== run A ==
Design money_clicker, start of the top module:
module money_clicker(clk, rst, key_data, key_valid, tick, money, asset, HEX0, HEX1, HEX2, HEX3, HEX4, HEX5);
==> flow/config.mk <==
export PLATFORM = sky130hd
export DESIGN_NAME = money_clicker
export DESIGN_NICKNAME = money_clicker
export VERILOG_FILES = /design/flow/design.v
export SDC_FILE = /design/flow/constraint.sdc
export NUM_CORES = 4
export LEC_CHECK = 0
export ABC_AREA = 0
export CAP_MARGIN = 20
export CELL_PAD_IN_SITES_GLOBAL_PLACEMENT = 1
export CORE_MARGIN = 2
export CORE_UTILIZATION = 26
export CTS_CLUSTER_DIAMETER = 77
export CTS_CLUSTER_SIZE = 100
export PLACE_DENSITY = 0.88
export SLEW_MARGIN = 5
export TNS_END_PERCENT = 20
==> flow/constraint.sdc <==
create_clock -name core_clock -period 25.0 [get_ports {clk}]
set_input_delay 5.0000 -clock core_clock [delete_from_list [all_inputs] [get_ports {clk}]]
set_output_delay 5.0000 -clock core_clock [all_outputs]
set_load 0.01 [all_outputs]
run.sh (not shown) runs the stock make flow with config.mk's settings and CLKGATE_MAP_FILE=.
Per the final summary, run A finished and its layout is clean on timing, DRC and antenna.
For run B, these inputs were changed with respect to run A:
- TNS_END_PERCENT removed (was 20)
- CORE_UTILIZATION changed from 26 to 40
- PLACE_DENSITY removed (was 0.88)
- CTS_CLUSTER_SIZE removed (was 100)
- CELL_PAD_IN_SITES_GLOBAL_PLACEMENT removed (was 1)
- SLEW_MARGIN changed from 5 to 20
- ABC_AREA removed (was 0)
- CTS_CLUSTER_DIAMETER removed (was 77)
- the clock period (ns, I/O delays scaled along) changed from 25.0 to 24.0
[summary]
| maximum number of pins on one net before global-route repair | higher: run A |
Run A completed every stage of the flow, and the final layout passed the timing, design-rule and antenna checks.
Run B was carried through to the last stage, and its layout satisfied the timing, design-rule and antenna checks.
Summary of run B over run A: fraction of area in clock buffers and inverters held steady; setup slack went down; final critical-path share of the clock period grew by 0.65 points; utilization shows an increase of 16 points; overall via count from detail_route has decreased.
Changes observed in run B relative to run A: AND-OR/OR-AND share of the synthesized area shows no meaningful change; arrival time of the worst setup path shows a reduction of 590 ps.
Modified inputs, run C compared to run B
- SETUP_SLACK_MARGIN newly set to 5.0
- CORE_UTILIZATION changed from 40 to 72
- ABC_AREA newly set to 1
- PLACE_DENSITY newly set to 0.35
- CTS_CLUSTER_DIAMETER newly set to 238
- the clock period (ns, I/O delays scaled along) changed from 24.0 to 21.6
Findings:
- Summary — vertical die dimension, run C relative to run B: lower, by 78 um.
- Final HPWL from detailed placement was lower in run C than in run B.
- Run C: GRT-0232 in 5_1_grt -> run aborted
- Post-synthesis share of cell area spent on and-or and or-and gates on run C is down relative to run B.
- [compare] base=run B new=run C: synthesized cell count went down 180; area share of fa/ha/maj cells after synthesis has increased; final weighted congestion of routability-driven global placement went up about 9%.
#### Input delta (run D over run C)
- SETUP_SLACK_MARGIN now 4.48, was 5.0
- PLACE_DENSITY_LB_ADDON now 0.08, previously not set
- CTS_CLUSTER_DIAMETER now 209, was 238
- PLACE_DENSITY no longer set, was 0.35
- the clock period (ns, I/O delays scaled along) now 15.1, was 21.6
### Flow results
- Stage in which a tool error killed run D: 5_1_grt.
- Number of gates resized after CTS: run D < run C
- As far as compound-cell area share of the yosys netlist goes, run C and run D are indistinguishable; the numbers are identical.
- Taking run C as the reference, in run D synthesized cell count roughly the same, post-place instance area now larger, effective utilization at floorplan roughly the same.
- Run D against run C; buffers inserted during post-CTS setup optimization is up by more than 10%.
- In run D the worst setup timing slack at the placement stage turned out 3740 ps lower than in run C.

* * *

money_clicker again, from the RTL that the note above started with.
## money_clicker
module money_clicker(clk, rst, key_data, key_valid, tick, money, asset, HEX0, HEX1, HEX2, HEX3, HEX4, HEX5);
Settings: LEC_CHECK=0, ABC_AREA=1, CAP_MARGIN=20, CORE_MARGIN=2, CORE_UTILIZATION=72, CTS_CLUSTER_DIAMETER=209, PLACE_DENSITY_LB_ADDON=0.08, SETUP_SLACK_MARGIN=5.0, SLEW_MARGIN=20; clock period 18.5 ns.
The first run ended with an error in 5_1_grt with GRT-0116.
Next try:
==> flow/config.mk (replaced) <==
export PLATFORM = sky130hd
export DESIGN_NAME = money_clicker
export DESIGN_NICKNAME = money_clicker
export VERILOG_FILES = /design/flow/design.v
export SDC_FILE = /design/flow/constraint.sdc
export NUM_CORES = 4
export LEC_CHECK = 0
export CAP_MARGIN = 20
export CORE_MARGIN = 2
export CORE_UTILIZATION = 40
export SLEW_MARGIN = 20
==> flow/constraint.sdc (replaced) <==
create_clock -name core_clock -period 25.0 [get_ports {clk}]
set_input_delay 5.0000 -clock core_clock [delete_from_list [all_inputs] [get_ports {clk}]]
set_output_delay 5.0000 -clock core_clock [all_outputs]
set_load 0.01 [all_outputs]
What happened: Now the flow went through all stages and came out clean; synthesized cell count rose by about 5%; area after synthesis rose by about 18%; die size rose by 110%.
Next try:
--- a/flow/config.mk
+++ b/flow/config.mk
@@ -6,6 +6,13 @@
 export NUM_CORES = 4
 export LEC_CHECK = 0
-export CAP_MARGIN = 20
+export ABC_AREA = 0
+export CAP_MARGIN = 35
+export CELL_PAD_IN_SITES_GLOBAL_PLACEMENT = 1
+export CORE_ASPECT_RATIO = 0.5
 export CORE_MARGIN = 2
-export CORE_UTILIZATION = 40
-export SLEW_MARGIN = 20
+export CORE_UTILIZATION = 33
+export CTS_CLUSTER_DIAMETER = 77
+export CTS_CLUSTER_SIZE = 100
+export PLACE_DENSITY = 0.89
+export SLEW_MARGIN = 5
+export TNS_END_PERCENT = 15
Effect:
- non-clock buffer count increases by 6
- worst setup slack degrades by 250 ps
- cell count rises by about 4.5%
- clock-buffer cell count came out higher by 2
- maximum frequency goes down by 1.1%
- core utilization fell by 7.4 points
- register-to-register slack is worse by 160 ps
